## cordic
module cordic (
    input clk,
    input rst_n,
    input start,
    input [15:0] angle,
    output reg [15:0] cos,
    output reg [15:0] sin
);
clock: 16.5 ns
lec_check: 0
cap_margin: 20
core_aspect_ratio: 0.7
core_margin: 2
core_utilization: 42
cts_cluster_diameter: 206
gpl_routability_driven: 0
gpl_timing_driven: 1
max_routing_layer: met5
min_routing_layer: met2
place_density_lb_addon: 0.18
slew_margin: 25
tns_end_percent: 80
run.sh (not shown) runs the stock make flow with config.mk's settings and CLKGATE_MAP_FILE=.
The first run finished with timing, DRC and antenna clean.
Then changed:
- ABC_AREA: unset -> 1
- CORE_ASPECT_RATIO: 0.7 -> unset
- CORE_UTILIZATION: 42 -> 69
- CTS_CLUSTER_DIAMETER: 206 -> unset
- GPL_ROUTABILITY_DRIVEN: 0 -> unset
- GPL_TIMING_DRIVEN: 1 -> unset
- MAX_ROUTING_LAYER: met5 -> unset
- MIN_ROUTING_LAYER: met2 -> unset
- PLACE_DENSITY_LB_ADDON: 0.18 -> unset
- SLEW_MARGIN: 25 -> 20
- TNS_END_PERCENT: 80 -> unset
- clock period: 16.5 -> 20.4 ns (I/O delays scaled with it)
What happened:
- The new run passed the timing, DRC and antenna checks
- global-route usage is higher by 2.9 points
- routed wire length goes down by roughly a tenth
- utilization climbs by 28 points
- area after synthesis fell by a few percent

* * *

The RTL this note starts from:
==> flow/design.v <==
module fa(
    input a,
    input b,
    input cin,
    output s,
    output cout
);
    assign s = a ^ b  ^ cin;
    assign cout = (a & b) ^ (cin & (a ^ b));
endmodule
module ha(
    input a,
    input b,
    output s,
    output cout
);
    assign s = a ^ b;
    assign cout = a & b;
endmodule
module basic_unit_ha_and(
    input in_x,
    input in_a,
    input in_b,
    output s,
    output cout
);
    wire in_y;
    assign in_y = in_a & in_b;
    assign s = in_x ^ in_y;
    assign cout = in_x & in_y;
endmodule
module basic_unit_fa_and(
    input in_x,
    input in_a,
    input in_b,
    input cin,
    output s,
    output cout
);
    wire in_y;
    assign in_y = in_a & in_b;
    assign s = in_x ^ in_y ^ cin;
    assign cout = (in_x & in_y) ^ (cin & (in_x ^ in_y));
endmodule
module adder_16bit(
    input   [15:0] a,
    input   [15:0] b,
    output  [15:0] out
);
    wire [15:0] s;
    wire [15:0] cout;
    ha i_ha_0 (.a(a[0]), .b(b[0]), .s(s[0]), .cout(cout[0]));
    generate 
        genvar i_adder;
        for(i_adder=1; i_adder<16; i_adder=i_adder+1) begin: adder_for_bits
            fa i_fa (.a(a[i_adder]), .b(b[i_adder]), .cin(cout[i_adder-1]), .s(s[i_adder]), .cout(cout[i_adder]));
        end
    endgenerate
    assign out[15:0] = s[15:0];
endmodule
module lut(
    input [3:0] index,
    output reg [15:0] ei_radian,
    output reg [15:0] tanei
);
    always@(*)
    begin
        case(index)
        4'b0000: begin
            ei_radian = 16'b0000000000000000;
            tanei = 16'h0000;
        end
        4'b0001: begin
            ei_radian = 16'b0110010010000111;
            tanei = 16'h8000;
        end
        4'b0010: begin
            ei_radian = 16'b0011101101011000;
            tanei = 16'h4000;
        end
        4'b0011: begin
            ei_radian = 16'b0001111101011011;
            tanei = 16'h2000;
        end
        4'b0100: begin
            ei_radian = 16'b0000111111101010;
            tanei = 16'h1000;
        end
        4'b0101: begin
            ei_radian = 16'b0000011111111101;
            tanei = 16'h0800;
        end
        4'b0110: begin
            ei_radian = 16'b0000001111111111;
            tanei = 16'h0400;
        end
        4'b0111: begin
            ei_radian = 16'b0000000111111111;
            tanei = 16'h0200;
        end
        4'b1000: begin
            ei_radian = 16'b0000000011111111;
            tanei = 16'h0100;
        end
        4'b1001: begin
            ei_radian = 16'b0000000001111111;
            tanei = 16'h0080;
        end
        4'b1010: begin
            ei_radian = 16'b0000000000111111;
            tanei = 16'h0040;
        end
        4'b1011: begin
            ei_radian = 16'b0000000000011111;
            tanei = 16'h0020;
        end
        4'b1100: begin
            ei_radian = 16'b0000000000001111;
            tanei = 16'h0010;
        end
        4'b1101: begin
            ei_radian = 16'b0000000000000111;
            tanei = 16'h0008;
        end
        4'b1110: begin
            ei_radian = 16'b0000000000000011;
            tanei = 16'h0004;
        end
        4'b1110: begin
            ei_radian = 16'b0000000000000001;
            tanei = 16'h0002;
        end
        default: begin
            ei_radian = 16'b0000000000000000;
            tanei = 16'h0000;
        end
        endcase
    end
endmodule
module add_or_sub_unit(
    input neg,
    input [15:0] ei_radian,
    input [15:0] inner_angle,
    output [15:0] new_inner_angle
);
    wire [15:0] signed_ei_radian;
    assign signed_ei_radian = neg ? {{~{ei_radian}+1}} : ei_radian;
    adder_16bit i_adder_16b_0 (.a(signed_ei_radian), .b(inner_angle), .out(new_inner_angle));
endmodule
module unsigned_unit_first_line(
    input [15:0] in_a,
    input  in_b,
    output [15:0] s
);
    generate
        genvar i_and;
        for(i_and=0;i_and<16;i_and=i_and+1) begin: unsigned_unit_second_line_generate
            assign s[i_and] = in_a[i_and] & in_b;
        end
    endgenerate
endmodule
module unsigned_unit_second_line(
    input [15:0] in_x,
    input [15:0] in_a,
    input  in_b,
    output [15:0] s,
    output [15:0] cout
);
    generate
        genvar i_buh;
        for(i_buh=0;i_buh<16;i_buh=i_buh+1) begin: unsigned_unit_second_line_generate
            basic_unit_ha_and   i_buha  (.in_x(in_x[i_buh]), .in_a(in_a[i_buh]), .in_b(in_b), .s(s[i_buh]), .cout(cout[i_buh]));
        end
    endgenerate
endmodule
module unsigned_unit_line(
    input [15:0] in_x,
    input [15:0] in_a,
    input  in_b,
    input [15:0] cin,
    output [15:0] s,
    output [15:0] cout
);
    generate
        genvar i_buf;
        for(i_buf=0;i_buf<16;i_buf=i_buf+1) begin: unsigned_unit_second_line_generate
            basic_unit_fa_and   i_bufa  (.in_x(in_x[i_buf]), .in_a(in_a[i_buf]), .in_b(in_b), .cin(cin[i_buf]), .s(s[i_buf]), .cout(cout[i_buf]));
        end
    endgenerate
endmodule
module multiply_and_add_unit(
    input [15:0] in,
    input [15:0] a,
    input [15:0] b,
    input neg,
    output [15:0] out
);
    wire [15:0] s_line [15:0];
    wire [15:0] cout_line [15:1];
    unsigned_unit_first_line    i_bul_0 (.in_a(a), .in_b(b[0]), .s(s_line[0]));
    unsigned_unit_second_line   i_bul_1 (.in_x({1'b0, s_line[0][15:1]}), .in_a(a), .in_b(b[1]), .s(s_line[1]), .cout(cout_line[1]));
    unsigned_unit_line          i_bul_2 (.in_x({1'b0, s_line[1][15:1]}), .in_a(a), .in_b(b[2]), .cin(cout_line[1]), .s(s_line[2]), .cout(cout_line[2]));
    generate
        genvar i_bul_mac;
        for(i_bul_mac=2;i_bul_mac<16;i_bul_mac=i_bul_mac+1) begin: unsigned_unit_line_generate
            unsigned_unit_line  i_bul_mac_unit (.in_x({1'b0, s_line[i_bul_mac-1][15:1]}), .in_a(a), .in_b(b[i_bul_mac]), .cin(cout_line[i_bul_mac-1]), .s(s_line[i_bul_mac]), .cout(cout_line[i_bul_mac]));
        end
    endgenerate
    wire [31:0] product_32b;
    generate
        genvar i_s;
        for(i_s=0;i_s<16;i_s=i_s+1) begin: unsigned_output_low_generate
            assign product_32b[i_s] = s_line[i_s][0];
        end
    endgenerate
    adder_16bit i_adder_16b_0 (.a({s_line[15][15:0]}), .b(cout_line[15]), .out(product_32b[31:16]));
    wire [15:0] pos_or_neg;
    assign pos_or_neg = neg ? {{~{product_32b[31:16]}+1}} : {product_32b[31:16]};
    adder_16bit i_adder_16b_1 (.a(in), .b(pos_or_neg), .out(out));
endmodule
module cordic (
    input clk,
    input rst_n,
    input start,
    input [15:0] angle,
    output reg [15:0] cos,
    output reg [15:0] sin
);
    reg [15:0] sampled_angle;
    reg [15:0] inner_angle;
    reg working;
    reg [3:0] state;
    wire [15:0] ei_radian;
    wire [15:0] tanei;
    wire [15:0] new_inner_angle;
    wire [15:0] new_sin;
    wire [15:0] new_cos;
    wire neg;
    always@(posedge clk or negedge rst_n) begin
        if (!rst_n == 1'b1) begin
            sampled_angle <= 16'b0;
        end
        else begin
            if (start == 1'b1) begin
                sampled_angle <= angle;
            end
            else begin
                sampled_angle <= sampled_angle;
            end
        end
    end
    always@(posedge clk or negedge rst_n) begin
        if (!rst_n == 1'b1) begin
            inner_angle <= 16'b0;
        end
        else begin
            if (start == 1'b1) begin
                inner_angle <= 16'b0;
            end
            else begin
                inner_angle <= new_inner_angle;
            end
        end
    end
    always@(posedge clk or negedge rst_n) begin
        if (!rst_n == 1'b1) begin
            working <= 1'b0;
        end
        else begin
            if (start == 1'b1) begin
                working <= 1'b1;
            end
            else begin
                if (state == 4'b1111) begin
                    working <= 1'b0;
                end
                else begin
                    working <= working;
                end
            end
        end
    end
    always@(posedge clk or negedge rst_n) begin
        if (!rst_n == 1'b1) begin
            state <= 4'b0;
        end
        else begin
            if (start == 1'b1) begin
                state <= 4'b0;
            end
            else begin
                if (working == 1'b0) begin
                    state <= 4'b0;
                end
                else begin
                    state <= state + 1;
                end
            end
        end
    end
    always@(posedge clk or negedge rst_n) begin
        if (!rst_n == 1'b1) begin
            sin <= 16'b0;
        end
        else begin
            if (start == 1'b1) begin
                sin <= 16'b0;
            end
            else begin
                if (working == 1'b0) begin
                    sin <= sin;
                end
                else begin
                    sin <= new_sin;
                end
            end
        end
    end
    always@(posedge clk or negedge rst_n) begin
        if (!rst_n == 1'b1) begin
            cos <= 16'b0;
        end
        else begin
            if (start == 1'b1) begin
                cos <= 16'b0100110110111010;
            end
            else begin
                if (working == 1'b0) begin
                    cos <= cos;
                end
                else begin
                    cos <= new_cos;
                end
            end
        end
    end
    lut i_lut_0 (.index(state), .ei_radian(ei_radian),  .tanei(tanei));
    assign neg = (inner_angle <= sampled_angle) ? 0 : 1;
    add_or_sub_unit i_aoru (.neg(neg), .ei_radian(ei_radian), .inner_angle(inner_angle), .new_inner_angle(new_inner_angle));
    multiply_and_add_unit i_mac_cos (.in(cos), .a(tanei), .b(sin), .neg(~neg), .out(new_cos));
    multiply_and_add_unit i_mac_sin (.in(sin), .a(tanei), .b(cos), .neg(neg), .out(new_sin));
endmodule
==> flow/config.mk <==
export PLATFORM = sky130hd
export DESIGN_NAME = cordic
export DESIGN_NICKNAME = cordic
export VERILOG_FILES = /design/flow/design.v
export SDC_FILE = /design/flow/constraint.sdc
export NUM_CORES = 4
export LEC_CHECK = 0
export CAP_MARGIN = 5
export CELL_PAD_IN_SITES_DETAIL_PLACEMENT = 0
export CORE_ASPECT_RATIO = 0.66
export CORE_MARGIN = 9
export CORE_UTILIZATION = 41
export CTS_CLUSTER_DIAMETER = 197
export CTS_CLUSTER_SIZE = 18
export GPL_ROUTABILITY_DRIVEN = 0
export GPL_TIMING_DRIVEN = 0
export MAX_ROUTING_LAYER = met4
export MIN_ROUTING_LAYER = met2
export PLACE_DENSITY = 0.42
export SETUP_SLACK_MARGIN = 1.16
export SLEW_MARGIN = 25
==> flow/constraint.sdc <==
create_clock -name core_clock -period 15.8 [get_ports {clk}]
set_input_delay 3.1600 -clock core_clock [delete_from_list [all_inputs] [get_ports {clk}]]
set_output_delay 3.1600 -clock core_clock [all_outputs]
set_load 0.01 [all_outputs]
==> next run, changes <==
--- a/flow/config.mk
+++ b/flow/config.mk
@@ -10 +10 @@
-export CORE_ASPECT_RATIO = 0.66
+export CORE_ASPECT_RATIO = 0.82
@@ -12 +12 @@
-export CORE_UTILIZATION = 41
+export CORE_UTILIZATION = 22
@@ -15 +15 @@
-export GPL_ROUTABILITY_DRIVEN = 0
+export GPL_ROUTABILITY_DRIVEN = 1
@@ -19 +19 @@
-export PLACE_DENSITY = 0.42
+export PLACE_DENSITY_LB_ADDON = 0.25
@@ -21 +21 @@
-export SLEW_MARGIN = 25
+export SLEW_MARGIN = 15
Count of clock-buffer cells in the layout does not change.
First-iteration DRC count falls by 20%.
Sequential cell count is unchanged.
Synthesized cell count is unchanged.
Utilization falls by 23 points.
Global-route usage falls by 19 points.
Total power falls by 2.6%.
==> next run, changes <==
==> flow/config.mk (replaced) <==
export PLATFORM = sky130hd
export DESIGN_NAME = cordic
export DESIGN_NICKNAME = cordic
export VERILOG_FILES = /design/flow/design.v
export SDC_FILE = /design/flow/constraint.sdc
export NUM_CORES = 4
export LEC_CHECK = 0
export CAP_MARGIN = 15
export CELL_PAD_IN_SITES_DETAIL_PLACEMENT = 0
export CORE_ASPECT_RATIO = 0.5
export CORE_MARGIN = 2
export CORE_UTILIZATION = 46
export CTS_CLUSTER_DIAMETER = 197
export CTS_CLUSTER_SIZE = 96
export GPL_ROUTABILITY_DRIVEN = 1
export MAX_ROUTING_LAYER = met5
export MIN_ROUTING_LAYER = met1
export PLACE_DENSITY_LB_ADDON = 0.06
export SETUP_SLACK_MARGIN = 1.16
export SLEW_MARGIN = 25
export TNS_END_PERCENT = 20
The new run finished clean.
Design area fell by 8.7%.
Non-clock buffer count fell by 137.
Worst hold slack gets worse by 5.0 ps.
Global-route usage rose by 0.38 points.
Total power fell by 16%.
Utilization rose by 25 points.
Final cell count fell by 24%.
First-iteration DRC count fell by 72%.
Power is estimated from default activity; no workload was simulated.
